==> flow/design.v <==
module bitonic_comp #(parameter DATA_WIDTH = 8, POLARITY = 0)
(clk, reset, valid, A, B, H, L, done);
input clk;
input reset;
input valid;
input [DATA_WIDTH-1:0] A;
input [DATA_WIDTH-1:0] B;
output [DATA_WIDTH-1:0] H;
output [DATA_WIDTH-1:0] L;
output done;
reg [DATA_WIDTH-1:0] H_r;
reg [DATA_WIDTH-1:0] L_r;
reg done_r;
wire comp;
assign comp = A < B;
assign H = H_r;
assign L = L_r;
assign done = done_r;
always @(posedge clk) begin
	if(reset) begin
		H_r <= 0;
		L_r <= 0;
		done_r <= 0;
	end else if(valid) begin
		if(POLARITY) begin
			H_r <= comp ? B : A;
			L_r <= comp ? A : B;
		end else begin
			H_r <= comp ? A : B;
			L_r <= comp ? B : A;
		end
		done_r <= 1;
	end else begin
		H_r <= 0;
		L_r <= 0;
		done_r <= 0;
	end
end
endmodule
module bitonic_node #(parameter DATA_WIDTH = 8, NODE_ORDER = 1, NODE_DWIDTH = 8, POLARITY = 1)
(clk, reset, valid, data_in, done, data_out);
input clk;
input reset;
input valid;
input [NODE_DWIDTH-1:0] data_in;
output done;
output [NODE_DWIDTH-1:0] data_out;
localparam NUM_COMP = 2**(NODE_ORDER-1);
genvar i_comp;
wire [NUM_COMP-1:0] nodes_done;
assign done = &nodes_done;
generate for(i_comp = 0; i_comp < NUM_COMP; i_comp = i_comp + 1) begin : comp_gen
	wire [DATA_WIDTH-1:0] A;
	wire [DATA_WIDTH-1:0] B;
	wire [DATA_WIDTH-1:0] H;
	wire [DATA_WIDTH-1:0] L;
	assign A = data_in[DATA_WIDTH*(i_comp + 1)-1-:DATA_WIDTH];
	assign B = data_in[DATA_WIDTH*(i_comp + 1 + NUM_COMP)-1-:DATA_WIDTH];
	assign data_out[DATA_WIDTH*(i_comp + 1)-1-:DATA_WIDTH] = H;
	assign data_out[DATA_WIDTH*(i_comp + 1 + NUM_COMP)-1-:DATA_WIDTH] = L;
	bitonic_comp #(.DATA_WIDTH(DATA_WIDTH), .POLARITY(POLARITY)) comp_constr (.clk(clk), .reset(reset), .valid(valid), .A(A), .B(B), .H(H), .L(L), .done(nodes_done[i_comp]));
end endgenerate
endmodule
module bitonic_block
#(parameter DATA_WIDTH = 8, BLOCK_DEPTH = 1, POLARITY = 0)
(clk, reset, data_in, valid, done, data_out);
input clk;
input reset;
input [2**BLOCK_DEPTH*DATA_WIDTH-1:0] data_in;
input valid;
output done;
output [2**BLOCK_DEPTH*DATA_WIDTH-1:0] data_out;
localparam T_WIDTH = 2**BLOCK_DEPTH*DATA_WIDTH;
localparam STATE_NUMS = $clog2(BLOCK_DEPTH + 1);
wire [T_WIDTH-1:0] bstage_outs [BLOCK_DEPTH:0];
wire [BLOCK_DEPTH:0] bstage_ready;
assign bstage_outs[0] = data_in;
assign bstage_ready[0] = valid;
assign done = bstage_ready[BLOCK_DEPTH] == 1;
assign data_out = done ? bstage_outs[BLOCK_DEPTH] : 0;
genvar i_bstage;
genvar i_node;
generate for(i_bstage = 0; i_bstage < BLOCK_DEPTH; i_bstage = i_bstage + 1) begin : bstage_gen
	localparam n_nodes = 2**i_bstage;
	wire [n_nodes-1:0] nodes_ready;
	assign bstage_ready[i_bstage + 1] = &nodes_ready;
	for(i_node = 0; i_node < n_nodes; i_node = i_node + 1) begin : node_gen
		localparam NODE_DWIDTH = DATA_WIDTH * 2**(BLOCK_DEPTH - i_bstage);
		wire [NODE_DWIDTH-1:0] node_data_in;
		assign node_data_in = bstage_outs[i_bstage][NODE_DWIDTH*(i_node+1)-1-:NODE_DWIDTH];
		wire [NODE_DWIDTH-1:0] node_data_out;
		bitonic_node #(.DATA_WIDTH(DATA_WIDTH), .NODE_ORDER(BLOCK_DEPTH - i_bstage), .NODE_DWIDTH(NODE_DWIDTH), .POLARITY(POLARITY)) node_constr (.clk(clk), .reset(reset), .valid(bstage_ready[i_bstage]), .data_in(node_data_in), .done(nodes_ready[i_node]), .data_out(node_data_out));
		assign bstage_outs[i_bstage+1][NODE_DWIDTH*(i_node+1)-1-:NODE_DWIDTH] = node_data_out;
	end
end endgenerate
endmodule
module bitonic_top
#(parameter NUM_INPUT = 16, DATA_WIDTH = 8)
(clk, reset, data_in, valid, done, data_out);
input clk;
input reset;
input [NUM_INPUT * DATA_WIDTH - 1:0] data_in;
input valid;
output done;
output [NUM_INPUT * DATA_WIDTH - 1:0] data_out;
localparam STAGES = $clog2(NUM_INPUT);
localparam ALL_WIDTH = NUM_INPUT * DATA_WIDTH;
wire [ALL_WIDTH - 1:0] stage_data [STAGES:0];
wire [STAGES:0] stage_ready;
assign stage_data[0] = data_in;
assign stage_ready[0] = valid;
assign done = stage_ready[STAGES] == 1;
assign data_out = stage_data[STAGES];
genvar i_stage;
genvar i_block;
generate for(i_stage = 0; i_stage < STAGES; i_stage = i_stage + 1) begin : stages_gen
	localparam BLOCK_COUNT = NUM_INPUT/(2**(i_stage+1));
	localparam BLOCK_DWIDTH = DATA_WIDTH*2**(i_stage+1);
	localparam BLOCK_DEPTH = i_stage + 1;
	wire [BLOCK_COUNT - 1:0] blks_done;
	assign stage_ready[i_stage+1] = &blks_done;
	for(i_block = 0; i_block < BLOCK_COUNT; i_block = i_block + 1) begin
		wire [BLOCK_DWIDTH-1:0] block_in;
		wire [BLOCK_DWIDTH-1:0] block_out;
		assign block_in = stage_data[i_stage][BLOCK_DWIDTH*(i_block+1)-1-:BLOCK_DWIDTH];
		assign stage_data[i_stage+1][BLOCK_DWIDTH*(i_block+1)-1-:BLOCK_DWIDTH] = block_out;
		bitonic_block #(.DATA_WIDTH(DATA_WIDTH), .BLOCK_DEPTH(BLOCK_DEPTH), .POLARITY(i_block%2)) blk_const (.clk(clk), .reset(reset), .data_in(block_in), .data_out(block_out), .done(blks_done[i_block]), .valid(stage_ready[i_stage]));
	end
end endgenerate
endmodule
clock: 4.23 ns
lec_check: 0
cap_margin: 20
core_margin: 2
core_utilization: 15
slew_margin: 20
run.sh (not shown) runs the stock make flow with config.mk's settings and CLKGATE_MAP_FILE=.
The baseline passed the timing, design-rule and antenna checks.
Change:
Settings changed: CAP_MARGIN 20 to 10, CORE_UTILIZATION 15 to 72, SETUP_SLACK_MARGIN from default to 0.7.
Clock period 4.23 ns to 2.45 ns, I/O delays scaled along.
Now the flow ended with an error in global routing (5_1_grt) with ODB-0269.
Synthesized cell count stays the same.
Die area went down by 79%.
Synthesized area is unchanged.
Change:
Settings changed: CAP_MARGIN 10 to 15, CTS_CLUSTER_DIAMETER from default to 104, HOLD_SLACK_MARGIN from default to -0.06, SETUP_SLACK_MARGIN 0.7 to -0.17, TNS_END_PERCENT from default to 80.
Clock period 2.45 ns to 2.31 ns, I/O delays scaled along.
What happened: The new run finished but failed the layout checks on negative setup slack. Synthesized cell count is unchanged. Synthesized area stays the same. Die size is unchanged.
Change:
Settings changed: CAP_MARGIN 15 to 20, CORE_MARGIN 2 to 10, CORE_UTILIZATION 72 to 40, CTS_CLUSTER_DIAMETER 104 to default, GPL_TIMING_DRIVEN from default to 0, HOLD_SLACK_MARGIN -0.06 to default, SETUP_SLACK_MARGIN -0.17 to default, TNS_END_PERCENT 80 to default.
Clock period 2.31 ns to 3.0 ns, I/O delays scaled along.
The changed run completed with no timing, DRC or antenna violations.
Worst setup slack improved by 0.29 ns.
Core utilization falls by 39 points.
Maximum frequency falls by roughly a tenth.
Sequential power falls by about a fifth.
Wire length rises by about a fifth.
Register-to-register slack improved by 0.29 ns.
Global-route usage falls by 15 points.
Clock-buffer cell count rises by 28.
Power falls by about a fifth.
First-iteration DRC count falls by roughly a tenth.


Starts from the design.v that is shown in full above.
make LEC_CHECK=0 CAP_MARGIN=15 CORE_MARGIN=2 CORE_UTILIZATION=72 SETUP_SLACK_MARGIN=0.31 SLEW_MARGIN=20 finish   # period 2.45 ns
The baseline produced a layout that fails on setup timing.
Then changed:
- CAP_MARGIN: 15 -> 20
- CORE_UTILIZATION: 72 -> 66
- SETUP_SLACK_MARGIN: 0.31 -> default
- clock period: 2.45 -> 1.71 ns (I/O delays scaled with it)
The new run ran to the end with violations: setup timing.
Worst setup slack loses 1.5 ns.
Cell area increases by 12%.
Via count increases by 9.3%.
Count of clock-buffer cells in the layout increases by 9.
Final cell count increases by 12%.


Starts from the design.v that is shown in full above.
Settings: LEC_CHECK=0, CAP_MARGIN=20, CORE_MARGIN=2, CORE_UTILIZATION=40, SLEW_MARGIN=20; clock period 2.79 ns.
Edit:
- CORE_UTILIZATION: 40 -> 72
- PLACE_DENSITY: unset -> 0.95
- clock period: 2.79 -> 2.45 ns (I/O delays scaled with it)
The changed run failed in global routing, error GRT-0232.
Die area went down by well over a third.
Synthesized area is unchanged.
Synthesized cell count is unchanged.
Edit:
- CORE_UTILIZATION: 72 -> 65
- PLACE_DENSITY: 0.95 -> 0.35
- clock period: 2.45 -> 3.33 ns (I/O delays scaled with it)
The changed run passed the timing, design-rule and antenna checks.
Die area rose by 11%.
Synthesized cell count is unchanged.
Area after synthesis does not change.
Edit:
- CORE_UTILIZATION: 65 -> 40
- PLACE_DENSITY: 0.35 -> unset
- SETUP_SLACK_MARGIN: unset -> 0.59
- clock period: 3.33 -> 2.79 ns (I/O delays scaled with it)
What happened:
- final cell count increases by 13%
- critical path depth decreases by 1
- die size increases by 62%
- count of clock-buffer cells in the layout increases by 8
- routed wire length increases by 8.7%
- via count increases by 2.2%
Edit:
- CAP_MARGIN: 20 -> 5
- CORE_UTILIZATION: 40 -> 72
- CTS_CLUSTER_DIAMETER: unset -> 397
- CTS_CLUSTER_SIZE: unset -> 51
- PLACE_DENSITY_LB_ADDON: unset -> 0.0
- SETUP_SLACK_MARGIN: 0.59 -> 0.2
- clock period: 2.79 -> 0.661 ns (I/O delays scaled with it)
What happened: Now the flow aborted during global routing, error GRT-0232. Area after synthesis stays the same. Die area shrinks by well over a third. Synthesized cell count is unchanged.


## exp/onyx
// bitonic_top: RTL as listed in full above, without the edits since
clock: 1.66 ns
lec_check: 0
cap_margin: 25
cell_pad_in_sites_global_placement: 1
core_aspect_ratio: 1.17
core_margin: 5
core_utilization: 35
cts_cluster_diameter: 175
gpl_routability_driven: 1
gpl_timing_driven: 0
hold_slack_margin: 0.26
max_routing_layer: met4
setup_slack_margin: 0.06
slew_margin: 0
tns_end_percent: 50
The final report for exp/onyx shows a completed flow and a layout that fails verification, specifically setup timing.
Input changes introduced in exp/amber (baseline for comparison: exp/onyx):
==> flow/config.mk <==
export PLATFORM = sky130hd
export DESIGN_NAME = bitonic_top
export DESIGN_NICKNAME = bitonic_top
export VERILOG_FILES = /design/flow/design.v
export SDC_FILE = /design/flow/constraint.sdc
export NUM_CORES = 4
export LEC_CHECK = 0
export CAP_MARGIN = 20
export CELL_PAD_IN_SITES_GLOBAL_PLACEMENT = 2
export CORE_ASPECT_RATIO = 1.17
export CORE_MARGIN = 2
export CORE_UTILIZATION = 35
export CTS_CLUSTER_DIAMETER = 234
export GPL_TIMING_DRIVEN = 0
export SLEW_MARGIN = 15
export TNS_END_PERCENT = 95
==> flow/constraint.sdc <==
create_clock -name core_clock -period 2.75 [get_ports {clk}]
set_input_delay 0.5500 -clock core_clock [delete_from_list [all_inputs] [get_ports {clk}]]
set_output_delay 0.5500 -clock core_clock [all_outputs]
set_load 0.01 [all_outputs]
Notes after the runs:
- FAIL for each of exp/onyx and exp/amber
- exp/amber finished all stages; however, its layout fails the closing checks, the failures being setup timing.
- Looking at exp/onyx and exp/amber, the met3 layer usage reported by global route is a wash.
- The lower die area of exp/onyx and exp/amber is in exp/amber.
- Highest routing layer actually used: met5 -> exp/amber, met4 -> exp/onyx
- Number of buffers added by the clock tree synthesis step delta for exp/amber relative to exp/onyx: 3 lower
- Power dissipated by switching net loads, exp/onyx and exp/amber, lower one = exp/amber.
- The run showing the greater clock period minus final worst setup slack is exp/amber.
- Synthesis-to-layout area growth: exp/onyx and exp/amber compared, higher one is exp/onyx
- Power consumption down 42% in exp/amber wrt exp/onyx
- Compared with exp/onyx, in exp/amber number of antenna violations at the first check in global routing moved up; setup slack now larger; sequential share of layout area rose by 2.2 points; logic gate share of total power down 1.6 points.
Setup changes, exp/amber to exp/nickel
==> flow/config.mk <==
export PLATFORM = sky130hd
export DESIGN_NAME = bitonic_top
export DESIGN_NICKNAME = bitonic_top
export VERILOG_FILES = /design/flow/design.v
export SDC_FILE = /design/flow/constraint.sdc
export NUM_CORES = 4
export LEC_CHECK = 0
export ABC_AREA = 1
export CAP_MARGIN = 10
export CORE_MARGIN = 2
export CORE_UTILIZATION = 72
export CTS_CLUSTER_DIAMETER = 213
export CTS_CLUSTER_SIZE = 15
export SLEW_MARGIN = 20
==> flow/constraint.sdc <==
create_clock -name core_clock -period 2.29 [get_ports {clk}]
set_input_delay 0.4580 -clock core_clock [delete_from_list [all_inputs] [get_ports {clk}]]
set_output_delay 0.4580 -clock core_clock [all_outputs]
set_load 0.01 [all_outputs]
The final report for exp/nickel shows a completed flow and a layout that fails verification, specifically setup timing. The final report for exp/amber shows a completed flow and a layout that fails verification, specifically setup timing. Cell area down 16% in exp/nickel wrt exp/amber. exp/nickel ended up with a lower endpoint required time on the critical path than exp/amber did. Per the comparison of exp/nickel with exp/amber, sequential cell count of the final layout level; number of storage elements in the synthesis netlist held; transition time of the tightest slew-check pin down 700 ps; total die size has decreased. The post-detailed-route wirelength per cell of exp/nickel falls short of that of exp/amber by 38%. Looking at total track usage across exp/amber and exp/nickel, the one that comes out lower is exp/amber.


// bitonic_top: RTL as listed in full above, without the edits since
==> flow/config.mk <==
export PLATFORM = sky130hd
export DESIGN_NAME = bitonic_top
export DESIGN_NICKNAME = bitonic_top
export VERILOG_FILES = /design/flow/design.v
export SDC_FILE = /design/flow/constraint.sdc
export NUM_CORES = 4
export LEC_CHECK = 0
export ABC_AREA = 1
export CAP_MARGIN = 5
export CELL_PAD_IN_SITES_DETAIL_PLACEMENT = 1
export CELL_PAD_IN_SITES_GLOBAL_PLACEMENT = 3
export CORE_ASPECT_RATIO = 0.51
export CORE_MARGIN = 4
export CORE_UTILIZATION = 40
export CTS_CLUSTER_SIZE = 90
export GPL_ROUTABILITY_DRIVEN = 1
export GPL_TIMING_DRIVEN = 0
export MIN_ROUTING_LAYER = met1
export SETUP_SLACK_MARGIN = 0.72
export SLEW_MARGIN = 20
export TNS_END_PERCENT = 65
==> flow/constraint.sdc <==
create_clock -name core_clock -period 3.0 [get_ports {clk}]
set_input_delay 0.6000 -clock core_clock [delete_from_list [all_inputs] [get_ports {clk}]]
set_output_delay 0.6000 -clock core_clock [all_outputs]
set_load 0.01 [all_outputs]
The baseline never finished: it broke off in global placement.
Rerun with:
Settings changed: CAP_MARGIN 5 to 20, CELL_PAD_IN_SITES_DETAIL_PLACEMENT 1 to not set, CELL_PAD_IN_SITES_GLOBAL_PLACEMENT 3 to not set, CORE_ASPECT_RATIO 0.51 to not set, CORE_MARGIN 4 to 8, CORE_UTILIZATION 40 to 68, CTS_CLUSTER_DIAMETER set to 42, CTS_CLUSTER_SIZE 90 to 14, GPL_ROUTABILITY_DRIVEN 1 to not set, GPL_TIMING_DRIVEN 0 to 1, HOLD_SLACK_MARGIN set to -0.05, MIN_ROUTING_LAYER met1 to not set, PLACE_DENSITY_LB_ADDON set to 0.11, SETUP_SLACK_MARGIN 0.72 to -0.09, SLEW_MARGIN 20 to 25, TNS_END_PERCENT 65 to not set.
Effect: The changed run produced a clean layout. Area after synthesis stays the same. Synthesized cell count stays the same. Die size came out lower by well over a third.
Rerun with:
Settings changed: ABC_AREA 1 to not set, CAP_MARGIN 20 to 5, CORE_MARGIN 8 to 2, CORE_UTILIZATION 68 to 72, CTS_CLUSTER_DIAMETER 42 to not set, CTS_CLUSTER_SIZE 14 to not set, GPL_TIMING_DRIVEN 1 to not set, HOLD_SLACK_MARGIN -0.05 to not set, PLACE_DENSITY_LB_ADDON 0.11 to not set, SETUP_SLACK_MARGIN -0.09 to not set, SLEW_MARGIN 25 to 20, TNS_END_PERCENT set to 5.
Clock period 3.0 ns to 2.45 ns, I/O delays scaled along.
Outcome:
- The new run finished but failed the layout checks on setup timing
- core utilization came out higher by 6.2 points
- global-route usage came out higher by 6.9 points
- final area came out higher by roughly a tenth
- via count came out higher by a few percent
- count of clock-buffer cells in the layout came out lower by 6
Rerun with:
Settings changed: CAP_MARGIN 5 to 20, CTS_CLUSTER_SIZE set to 51, PLACE_DENSITY_LB_ADDON set to 0.0, SETUP_SLACK_MARGIN set to 0.2, TNS_END_PERCENT 5 to not set.
Clock period 2.45 ns to 0.661 ns, I/O delays scaled along.
Result:
- Now the flow aborted during global routing
- die area stays the same
- synthesized cell count stays the same
- area after synthesis does not change
Rerun with:
Settings changed: CORE_UTILIZATION 72 to 48, CTS_CLUSTER_SIZE 51 to not set, PLACE_DENSITY_LB_ADDON 0.0 to not set, SETUP_SLACK_MARGIN 0.2 to not set.
Clock period 0.661 ns to 2.79 ns, I/O delays scaled along.
Result: The changed run produced a clean layout. Synthesized area stays the same. Die size increases by well over a third. Synthesized cell count does not change.
Power figures rest on the tool's default switching activity, not on a simulated workload.
